==> inputs of run a <==
// Final_AXI_to_APB_Bridge
module Final_AXI_to_APB_Bridge #(
    parameter AXI_ADDR_WIDTH    = 32,
    parameter AXI_DATA_WIDTH    = 32,
    parameter AXI_MAX_BURST_LEN = 8,
    parameter AXI_BURST_WIDTH   = 2,
    parameter AXI_SIZE_WIDTH    = 3,
    parameter APB_ADDR_WIDTH    = 32,
    parameter APB_DATA_WIDTH    = 32
)(
    input  [AXI_ADDR_WIDTH-1:0]    AWADDR,
    input  [AXI_BURST_WIDTH-1:0]   AWBURST,
    input  [AXI_MAX_BURST_LEN-1:0] AWLEN,
    input                          AWVALID,
    output                         AWREADY,
    input  [AXI_ADDR_WIDTH-1:0]    ARADDR,
    input  [AXI_BURST_WIDTH-1:0]   ARBURST,
    input  [AXI_MAX_BURST_LEN-1:0] ARLEN,
    input                          ARVALID,
    output                         ARREADY,
    input  [AXI_DATA_WIDTH-1:0]    WDATA,
    input                          WVALID,
    input                          WLAST,
    input  [AXI_DATA_WIDTH/8-1:0]  WSTRB,
    output                         WREADY,
    output [AXI_DATA_WIDTH-1:0]    RDATA,
    output [1:0]                   RRESP,
    output                         RVALID,
    output                         RLAST,
    input                          RREADY,
    output [1:0]                   BRESP,
    output                         BVALID,
    input                          BREADY,
    input                          ACLK,
    input                          ARESETn,
    output [APB_ADDR_WIDTH-1:0]    PADDR,
    output                         PWRITE,
    output                         PSEL1,
    output                         PSEL2,
    output                         PSEL3,
    output                         PSEL4,
    output                         PENABLE,
    output [APB_DATA_WIDTH-1:0]    PWDATA,
    input  [APB_DATA_WIDTH-1:0]    PRDATA,
    input                          PREADY
);
export LEC_CHECK = 0
export ABC_AREA = 1
export CAP_MARGIN = 20
export CORE_ASPECT_RATIO = 0.73
export CORE_MARGIN = 2
export CORE_UTILIZATION = 72
export CTS_CLUSTER_DIAMETER = 394
export CTS_CLUSTER_SIZE = 100
export PLACE_DENSITY = 0.42
export SETUP_SLACK_MARGIN = 0.84
export SLEW_MARGIN = 20
create_clock -name core_clock -period 2.85 [get_ports {ACLK}]
run.sh (not shown) runs the stock make flow with config.mk's settings and CLKGATE_MAP_FILE=.
==> run b: changes against run a <==
==> flow/config.mk (replaced) <==
export PLATFORM = sky130hd
export DESIGN_NAME = Final_AXI_to_APB_Bridge
export DESIGN_NICKNAME = Final_AXI_to_APB_Bridge
export VERILOG_FILES = /design/flow/design.v
export SDC_FILE = /design/flow/constraint.sdc
export NUM_CORES = 4
export LEC_CHECK = 0
export CAP_MARGIN = 20
export CORE_MARGIN = 2
export CORE_UTILIZATION = 65
export SETUP_SLACK_MARGIN = 1.03
export SLEW_MARGIN = 20
==> flow/constraint.sdc (replaced) <==
create_clock -name core_clock -period 4.07 [get_ports {ACLK}]
set_input_delay 0.8140 -clock core_clock [delete_from_list [all_inputs] [get_ports {ACLK}]]
set_output_delay 0.8140 -clock core_clock [all_outputs]
set_load 0.01 [all_outputs]
==> run summary <==
yosys + openroad results -> status aborted with a tool error, Last stage 4_1_cts, error msg [ERROR DPL-0038] Utilization greater than 100%, impossible to legalize, Post-DP HPWL 72.19 mm, register share after synthesis 0.3144, Die H 153.6 um, DP Worst Slack -2003 ps, XOR/XNOR share of the synthesized area 0.07186, Adder Area Share 0.08372, core area 30000 sq um, placed cell count 4042, Die X 208.9 um, Compound Share, Synth 0.1298, Simple-Gate Area Share 0.3013, gpl congestion 1.203, Site Rows 54
[end of results for run a]
==> run summary <==
yosys + openroad results -> Simple-Gate Area Share 0.2011, Adder Area Share 0.09699, core area 28780 sq um, status aborted with a tool error, register share after synthesis 0.3642, Last stage 5_1_grt, DP Worst Slack -1249 ps, GR Layer Usage met1 0.9484, initial core utilization 0.6616, gpl congestion 1.003, Die X 175.2 um, Die H 175.2 um, Compound Share, Synth 0.2070, error msg [ERROR GRT-0232] Routing congestion too high. Check the congestion heatmap in the GUI., Site Rows 62, Post-DP HPWL 49.90 mm, XOR/XNOR share of the synthesized area 0.06670
[end of results for run b]


==> inputs of exp/umber <==
==> flow/design.v <==
module Final_AXI_to_APB_Bridge #(
    parameter AXI_ADDR_WIDTH    = 32,
    parameter AXI_DATA_WIDTH    = 32,
    parameter AXI_MAX_BURST_LEN = 8,
    parameter AXI_BURST_WIDTH   = 2,
    parameter AXI_SIZE_WIDTH    = 3,
    parameter APB_ADDR_WIDTH    = 32,
    parameter APB_DATA_WIDTH    = 32
)(
    input  [AXI_ADDR_WIDTH-1:0]    AWADDR,
    input  [AXI_BURST_WIDTH-1:0]   AWBURST,
    input  [AXI_MAX_BURST_LEN-1:0] AWLEN,
    input                          AWVALID,
    output                         AWREADY,
    input  [AXI_ADDR_WIDTH-1:0]    ARADDR,
    input  [AXI_BURST_WIDTH-1:0]   ARBURST,
    input  [AXI_MAX_BURST_LEN-1:0] ARLEN,
    input                          ARVALID,
    output                         ARREADY,
    input  [AXI_DATA_WIDTH-1:0]    WDATA,
    input                          WVALID,
    input                          WLAST,
    input  [AXI_DATA_WIDTH/8-1:0]  WSTRB,
    output                         WREADY,
    output [AXI_DATA_WIDTH-1:0]    RDATA,
    output [1:0]                   RRESP,
    output                         RVALID,
    output                         RLAST,
    input                          RREADY,
    output [1:0]                   BRESP,
    output                         BVALID,
    input                          BREADY,
    input                          ACLK,
    input                          ARESETn,
    output [APB_ADDR_WIDTH-1:0]    PADDR,
    output                         PWRITE,
    output                         PSEL1,
    output                         PSEL2,
    output                         PSEL3,
    output                         PSEL4,
    output                         PENABLE,
    output [APB_DATA_WIDTH-1:0]    PWDATA,
    input  [APB_DATA_WIDTH-1:0]    PRDATA,
    input                          PREADY
);
    localparam [12:0] IDLE_WRITE        = 13'b0000000000001;
    localparam [12:0] READ_SETUP_M      = 13'b0000000000010;
    localparam [12:0] READ_SETUP_S      = 13'b0000000000100;
    localparam [12:0] READ_ACCESS_S     = 13'b0000000001000;
    localparam [12:0] READ_PREACCESS_M  = 13'b0000000010000;
    localparam [12:0] READ_ACCESS_M     = 13'b0000000100000;
    localparam [12:0] WRITE_SETUP_M     = 13'b0000001000000;
    localparam [12:0] WRITE_PREACCESS_M = 13'b0000010000000;
    localparam [12:0] WRITE_ACCESS_M    = 13'b0000100000000;
    localparam [12:0] WRITE_TERMINATE   = 13'b0001000000000;
    localparam [12:0] WRITE_SETUP_S     = 13'b0010000000000;
    localparam [12:0] WRITE_ACCESS_S    = 13'b0100000000000;
    localparam [12:0] IDLE_READ         = 13'b1000000000000;
    localparam READ_PRIORITY  = 1'b0;
    localparam WRITE_PRIORITY = 1'b1;
    reg  [12:0] current_state_write, next_state_write;
    reg  [12:0] current_state_read,  next_state_read;
    reg         current_arbiter_state, next_arbiter_state;
    reg  [AXI_MAX_BURST_LEN:0] Length_Of_Burst_Subordinate_write, Length_Of_Burst_Subordinate_write_next;
    reg  [AXI_MAX_BURST_LEN:0] Length_Of_Burst_Manager_write,     Length_Of_Burst_Manager_write_next;
    reg  [AXI_ADDR_WIDTH-1:0]  Address_Hold_Reg_write,            Address_Hold_Reg_write_next;
    reg  [AXI_ADDR_WIDTH-1:0]  Memory_Aligner_write,              Memory_Aligner_write_next;
    reg  [AXI_DATA_WIDTH-1:0]  write_buf;         
    reg  [APB_DATA_WIDTH-1:0]  pwdata_q, pwdata_c;
    reg                        wen_q, wen_c;      
    reg  [AXI_MAX_BURST_LEN:0] Length_Of_Burst_Subordinate_read, Length_Of_Burst_Subordinate_read_next;
    reg  [AXI_MAX_BURST_LEN:0] Length_Of_Burst_Manager_read,     Length_Of_Burst_Manager_read_next;
    reg  [AXI_ADDR_WIDTH-1:0]  Address_Hold_Reg_read,            Address_Hold_Reg_read_next;
    reg  [APB_DATA_WIDTH-1:0]  read_buf;          
    reg  [AXI_DATA_WIDTH-1:0]  rdata_q, rdata_c;
    reg                        ren_q, ren_c;      
    reg                        last_q, last_c;
    always @(*) begin
        next_arbiter_state = current_arbiter_state;
        case (current_arbiter_state)
            WRITE_PRIORITY: if (AWVALID && !ARVALID) next_arbiter_state = READ_PRIORITY;
            READ_PRIORITY:  if (ARVALID && !AWVALID) next_arbiter_state = WRITE_PRIORITY;
        endcase
    end
    wire addr_conflict = (AWADDR == ARADDR) ||
                         ((AWADDR <= 50) && (ARADDR <= 50)) ||
                         ((AWADDR >= 51) && (ARADDR >= 51) && (AWADDR <= 10) && (ARADDR <= 100)) ||
                         ((AWADDR >= 101) && (ARADDR >= 101) && (AWADDR <= 150) && (ARADDR <= 150)) ||
                         ((AWADDR >= 151) && (ARADDR >= 151) && (AWADDR <= 200) && (ARADDR <= 200));
    always @(posedge ACLK or negedge ARESETn) begin
        if (!ARESETn) begin
            current_arbiter_state             <= WRITE_PRIORITY;
            current_state_write               <= IDLE_WRITE;
            current_state_read                <= IDLE_READ;
            Length_Of_Burst_Manager_read      <= 0;
            Length_Of_Burst_Subordinate_read  <= 0;
            Length_Of_Burst_Manager_write     <= 0;
            Length_Of_Burst_Subordinate_write <= 0;
            Address_Hold_Reg_write            <= 0;
            Address_Hold_Reg_read             <= 0;
            Memory_Aligner_write              <= 0;
            wen_q                             <= 1'b0;
            ren_q                             <= 1'b0;
            last_q                            <= 1'b0;
        end else begin
            current_arbiter_state <= next_arbiter_state;
            if (current_arbiter_state == WRITE_PRIORITY && addr_conflict)
                current_state_write <= IDLE_WRITE;
            else
                current_state_write <= next_state_write;
            current_state_read                <= next_state_read;
            Length_Of_Burst_Manager_read      <= Length_Of_Burst_Manager_read_next;
            Length_Of_Burst_Subordinate_read  <= Length_Of_Burst_Subordinate_read_next;
            Length_Of_Burst_Manager_write     <= Length_Of_Burst_Manager_write_next;
            Length_Of_Burst_Subordinate_write <= Length_Of_Burst_Subordinate_write_next;
            Address_Hold_Reg_write            <= Address_Hold_Reg_write_next;
            Address_Hold_Reg_read             <= Address_Hold_Reg_read_next;
            Memory_Aligner_write              <= Memory_Aligner_write_next;
            wen_q                             <= wen_c;
            ren_q                             <= ren_c;
            last_q                            <= last_c;
        end
    end
    always @(posedge ACLK) begin
        pwdata_q <= pwdata_c;
        rdata_q  <= rdata_c;
        if (current_state_write == WRITE_ACCESS_M && Length_Of_Burst_Manager_write != 0)
            write_buf <= WDATA;
        if (current_state_read == READ_ACCESS_S && Length_Of_Burst_Subordinate_read != 0)
            read_buf <= PRDATA;
    end
    always @(*) begin
        next_state_write                       = current_state_write;
        Address_Hold_Reg_write_next            = Address_Hold_Reg_write;
        Length_Of_Burst_Manager_write_next     = Length_Of_Burst_Manager_write;
        Length_Of_Burst_Subordinate_write_next = Length_Of_Burst_Subordinate_write;
        Memory_Aligner_write_next              = Memory_Aligner_write;
        pwdata_c                               = pwdata_q;
        wen_c                                  = wen_q;
        case (current_state_write)
            IDLE_WRITE: begin
                pwdata_c                               = 0;
                wen_c                                  = 1'b0;
                Address_Hold_Reg_write_next            = 0;
                Length_Of_Burst_Manager_write_next     = 0;
                Length_Of_Burst_Subordinate_write_next = 0;
                Memory_Aligner_write_next              = 0;
                next_state_write = AWVALID ? WRITE_SETUP_M : IDLE_WRITE;
            end
            WRITE_SETUP_M: begin
                if (AWVALID) begin
                    Address_Hold_Reg_write_next            = AWADDR;
                    Length_Of_Burst_Subordinate_write_next = AWLEN + 1;
                    Length_Of_Burst_Manager_write_next     = AWLEN + 1;
                    Memory_Aligner_write_next              = AWADDR;
                    next_state_write = WRITE_PREACCESS_M;
                end else
                    next_state_write = IDLE_WRITE;
            end
            WRITE_PREACCESS_M: begin
                next_state_write = WVALID ? WRITE_ACCESS_M : WRITE_PREACCESS_M;
            end
            WRITE_ACCESS_M: begin
                if (Length_Of_Burst_Manager_write != 0) begin
                    if (WLAST || Length_Of_Burst_Manager_write == 1)
                        next_state_write = WRITE_TERMINATE;
                    else
                        next_state_write = WRITE_SETUP_S;
                    case (AWBURST)
                        2'b00: Address_Hold_Reg_write_next = AWADDR;
                        2'b01: Address_Hold_Reg_write_next = Address_Hold_Reg_write + 4;
                        2'b10: begin
                            Address_Hold_Reg_write_next = Address_Hold_Reg_write + 4;
                            if (Address_Hold_Reg_write >= AWADDR + AWLEN*4)
                                Address_Hold_Reg_write_next = AWADDR;
                        end
                        default: Address_Hold_Reg_write_next = AWADDR;
                    endcase
                    Length_Of_Burst_Manager_write_next = Length_Of_Burst_Manager_write - 1;
                end else
                    next_state_write = WRITE_TERMINATE;
            end
            WRITE_TERMINATE: begin
                next_state_write = BREADY ? WRITE_SETUP_S : WRITE_TERMINATE;
            end
            WRITE_SETUP_S: begin
                next_state_write = WRITE_ACCESS_S;
                pwdata_c         = write_buf;
                wen_c            = 1'b1;
            end
            WRITE_ACCESS_S: begin
                if (PREADY && Length_Of_Burst_Subordinate_write != 0) begin
                    if (Length_Of_Burst_Subordinate_write == 1)
                        next_state_write = IDLE_WRITE;
                    else
                        next_state_write = WRITE_ACCESS_M;
                    case (AWBURST)
                        2'b01: Memory_Aligner_write_next = Memory_Aligner_write + 4;
                        2'b10: begin
                            Memory_Aligner_write_next = Memory_Aligner_write + 4;
                            if (Memory_Aligner_write >= AWADDR + AWLEN*2)
                                Memory_Aligner_write_next = AWADDR;
                        end
                        default: Memory_Aligner_write_next = Memory_Aligner_write;
                    endcase
                    Length_Of_Burst_Subordinate_write_next = Length_Of_Burst_Subordinate_write - 1;
                end
            end
            default: next_state_write = IDLE_WRITE;
        endcase
    end
    always @(*) begin
        next_state_read                       = current_state_read;
        Address_Hold_Reg_read_next            = Address_Hold_Reg_read;
        Length_Of_Burst_Subordinate_read_next = Length_Of_Burst_Subordinate_read;
        Length_Of_Burst_Manager_read_next     = Length_Of_Burst_Manager_read;
        rdata_c                               = rdata_q;
        ren_c                                 = ren_q;
        last_c                                = last_q;
        case (current_state_read)
            IDLE_READ: begin
                rdata_c                               = 0;
                ren_c                                 = ARVALID;
                last_c                                = 1'b0;
                Address_Hold_Reg_read_next            = 0;
                Length_Of_Burst_Subordinate_read_next = 0;
                Length_Of_Burst_Manager_read_next     = 0;
                next_state_read = ARVALID ? READ_SETUP_M : IDLE_READ;
            end
            READ_SETUP_M: begin
                if (ARVALID) begin
                    Address_Hold_Reg_read_next            = ARADDR;
                    Length_Of_Burst_Subordinate_read_next = ARLEN + 1;
                    Length_Of_Burst_Manager_read_next     = ARLEN + 1;
                    next_state_read = READ_SETUP_S;
                end else
                    next_state_read = IDLE_READ;
            end
            READ_SETUP_S: begin
                next_state_read = PREADY ? READ_ACCESS_S : READ_SETUP_S;
            end
            READ_ACCESS_S: begin
                if (Length_Of_Burst_Subordinate_read != 0) begin
                    case (ARBURST)
                        2'b01: Address_Hold_Reg_read_next = Address_Hold_Reg_read + 4;
                        2'b10: begin
                            Address_Hold_Reg_read_next = Address_Hold_Reg_read + 4;
                            if (Address_Hold_Reg_read >= ARADDR + ARLEN*2)
                                Address_Hold_Reg_read_next = ARADDR;
                        end
                        default: Address_Hold_Reg_read_next = Address_Hold_Reg_read;
                    endcase
                    Length_Of_Burst_Subordinate_read_next = Length_Of_Burst_Subordinate_read - 1;
                    next_state_read = READ_PREACCESS_M;
                end else
                    next_state_read = READ_ACCESS_M;
            end
            READ_PREACCESS_M: begin
                next_state_read = RREADY ? READ_ACCESS_M : READ_PREACCESS_M;
            end
            READ_ACCESS_M: begin
                if (Length_Of_Burst_Manager_read != 0) begin
                    if (Length_Of_Burst_Manager_read == 1) begin
                        last_c          = 1'b1;
                        next_state_read = IDLE_READ;
                    end else
                        next_state_read = READ_ACCESS_S;
                    rdata_c = read_buf;
                    Length_Of_Burst_Manager_read_next = Length_Of_Burst_Manager_read - 1;
                end else
                    next_state_read = IDLE_READ;
            end
            default: next_state_read = IDLE_READ;
        endcase
    end
    wire apb_active = (current_state_read  == READ_SETUP_S)  ||
                      (current_state_read  == READ_ACCESS_M) ||
                      (current_state_read  == READ_ACCESS_S) ||
                      (current_state_write == WRITE_SETUP_S) ||
                      (current_state_write == WRITE_ACCESS_S);
    wire sel_on = !last_c && apb_active;
    wire write_apb = (current_state_write == WRITE_ACCESS_S) || (current_state_write == WRITE_SETUP_S);
    assign ARREADY = (current_state_read == READ_SETUP_M);
    assign PADDR   = ((wen_c || (ren_c && write_apb)) && (current_state_read != READ_ACCESS_M)) ?
                     Memory_Aligner_write : Address_Hold_Reg_read;
    assign PSEL1   = sel_on && ((Address_Hold_Reg_write <= 50) || (Address_Hold_Reg_read <= 50));
    assign PSEL2   = sel_on && ((Address_Hold_Reg_write >= 51  && Address_Hold_Reg_write <= 100) ||
                                (Address_Hold_Reg_read  >= 51  && Address_Hold_Reg_read  <= 100));
    assign PSEL3   = sel_on && ((Address_Hold_Reg_write >= 101 && Address_Hold_Reg_write <= 150) ||
                                (Address_Hold_Reg_read  >= 101 && Address_Hold_Reg_read  <= 150));
    assign PSEL4   = sel_on && ((Address_Hold_Reg_write >= 151 && Address_Hold_Reg_write <= 200) ||
                                (Address_Hold_Reg_read  >= 151 && Address_Hold_Reg_read  <= 200));
    assign PWRITE  = write_apb;
    assign PENABLE = (current_state_read == READ_ACCESS_S) || (current_state_write == WRITE_ACCESS_S);
    assign PWDATA  = pwdata_c;
    assign RDATA   = rdata_c;
    assign RRESP   = last_c ? 2'd0 : 2'd1;
    assign RLAST   = (RRESP != 2'd0) && last_c && RREADY;
    assign RVALID  = (current_state_read == READ_ACCESS_M);
    assign AWREADY = (current_state_write == WRITE_SETUP_M);
    assign WREADY  = (current_state_write == WRITE_ACCESS_M);
    assign BVALID  = (current_state_write == WRITE_TERMINATE);
    assign BRESP   = (current_state_write == WRITE_TERMINATE) ? 2'd0 : 2'd1;
endmodule
==> flow/run.sh <==
#!/bin/bash
# the make line also repeats each setting of config.mk as NAME=value (left out here)
make -C /OpenROAD-flow-scripts/flow DESIGN_CONFIG=/design/flow/config.mk WORK_HOME=/design/flow/orfs CLKGATE_MAP_FILE= finish
==> flow/config.mk <==
export PLATFORM = sky130hd
export DESIGN_NAME = Final_AXI_to_APB_Bridge
export DESIGN_NICKNAME = Final_AXI_to_APB_Bridge
export VERILOG_FILES = /design/flow/design.v
export SDC_FILE = /design/flow/constraint.sdc
export NUM_CORES = 4
export LEC_CHECK = 0
export ABC_AREA = 1
export CAP_MARGIN = 20
export CORE_ASPECT_RATIO = 0.73
export CORE_MARGIN = 2
export CORE_UTILIZATION = 72
export CTS_CLUSTER_DIAMETER = 394
export CTS_CLUSTER_SIZE = 11
export PLACE_DENSITY = 0.42
export SETUP_SLACK_MARGIN = 0.84
export SLEW_MARGIN = 20
export TNS_END_PERCENT = 5
==> flow/constraint.sdc <==
create_clock -name core_clock -period 2.85 [get_ports {ACLK}]
set_input_delay 0.5700 -clock core_clock [delete_from_list [all_inputs] [get_ports {ACLK}]]
set_output_delay 0.5700 -clock core_clock [all_outputs]
set_load 0.01 [all_outputs]
==> exp/tundra: changes against exp/umber <==
- ABC_AREA: 1 -> default
- CORE_ASPECT_RATIO: 0.73 -> default
- CORE_UTILIZATION: 72 -> 40
- CTS_CLUSTER_DIAMETER: 394 -> default
- CTS_CLUSTER_SIZE: 11 -> default
- PLACE_DENSITY: 0.42 -> 0.6
- SETUP_SLACK_MARGIN: 0.84 -> default
- TNS_END_PERCENT: 5 -> default
==> flow/constraint.sdc (replaced) <==
create_clock -name core_clock -period 6.0 [get_ports {ACLK}]
set_input_delay 1.2000 -clock core_clock [delete_from_list [all_inputs] [get_ports {ACLK}]]
set_output_delay 1.2000 -clock core_clock [all_outputs]
set_load 0.01 [all_outputs]
==> run summary <==
run results: status=stopped before the end, Stop stage=4_1_cts, tool error=[ERROR DPL-0038] Utilization greater than 100%, impossible to legalize, yosys adder share=0.0837, Final Wtd Congestion=1.10, YS chip area=0.0221 mm², Compound Share, Synth=0.130, Die W=209 µm, Place WS=-2110 ps, top-area cell type share of the netlist area=0.166, Die H=154 µm, cells after synthesis=approximately 3100, Initial Util=0.735, synthesized area=0.0221 mm², synth unique cells=65
[end of results for exp/umber]
==> run summary <==
impl run done, here's what came out: status=complete, no violations, Place WS=-131 ps, met1 layer wirelength in the final routing=between 20000 and 30000 µm, synthesized area=0.0190 mm², Compound Share, Synth=0.207, Die H=222 µm, yosys adder share=0.0970, Die W=approximately 220 µm, YS chip area=0.0190 mm², cells after synthesis=2112, Initial Util=0.407, synth unique cells=83, Post-Place Cells=2988, Final Wtd Congestion=0.923, # Max-Cap Violations=0
[end of results for exp/tundra]
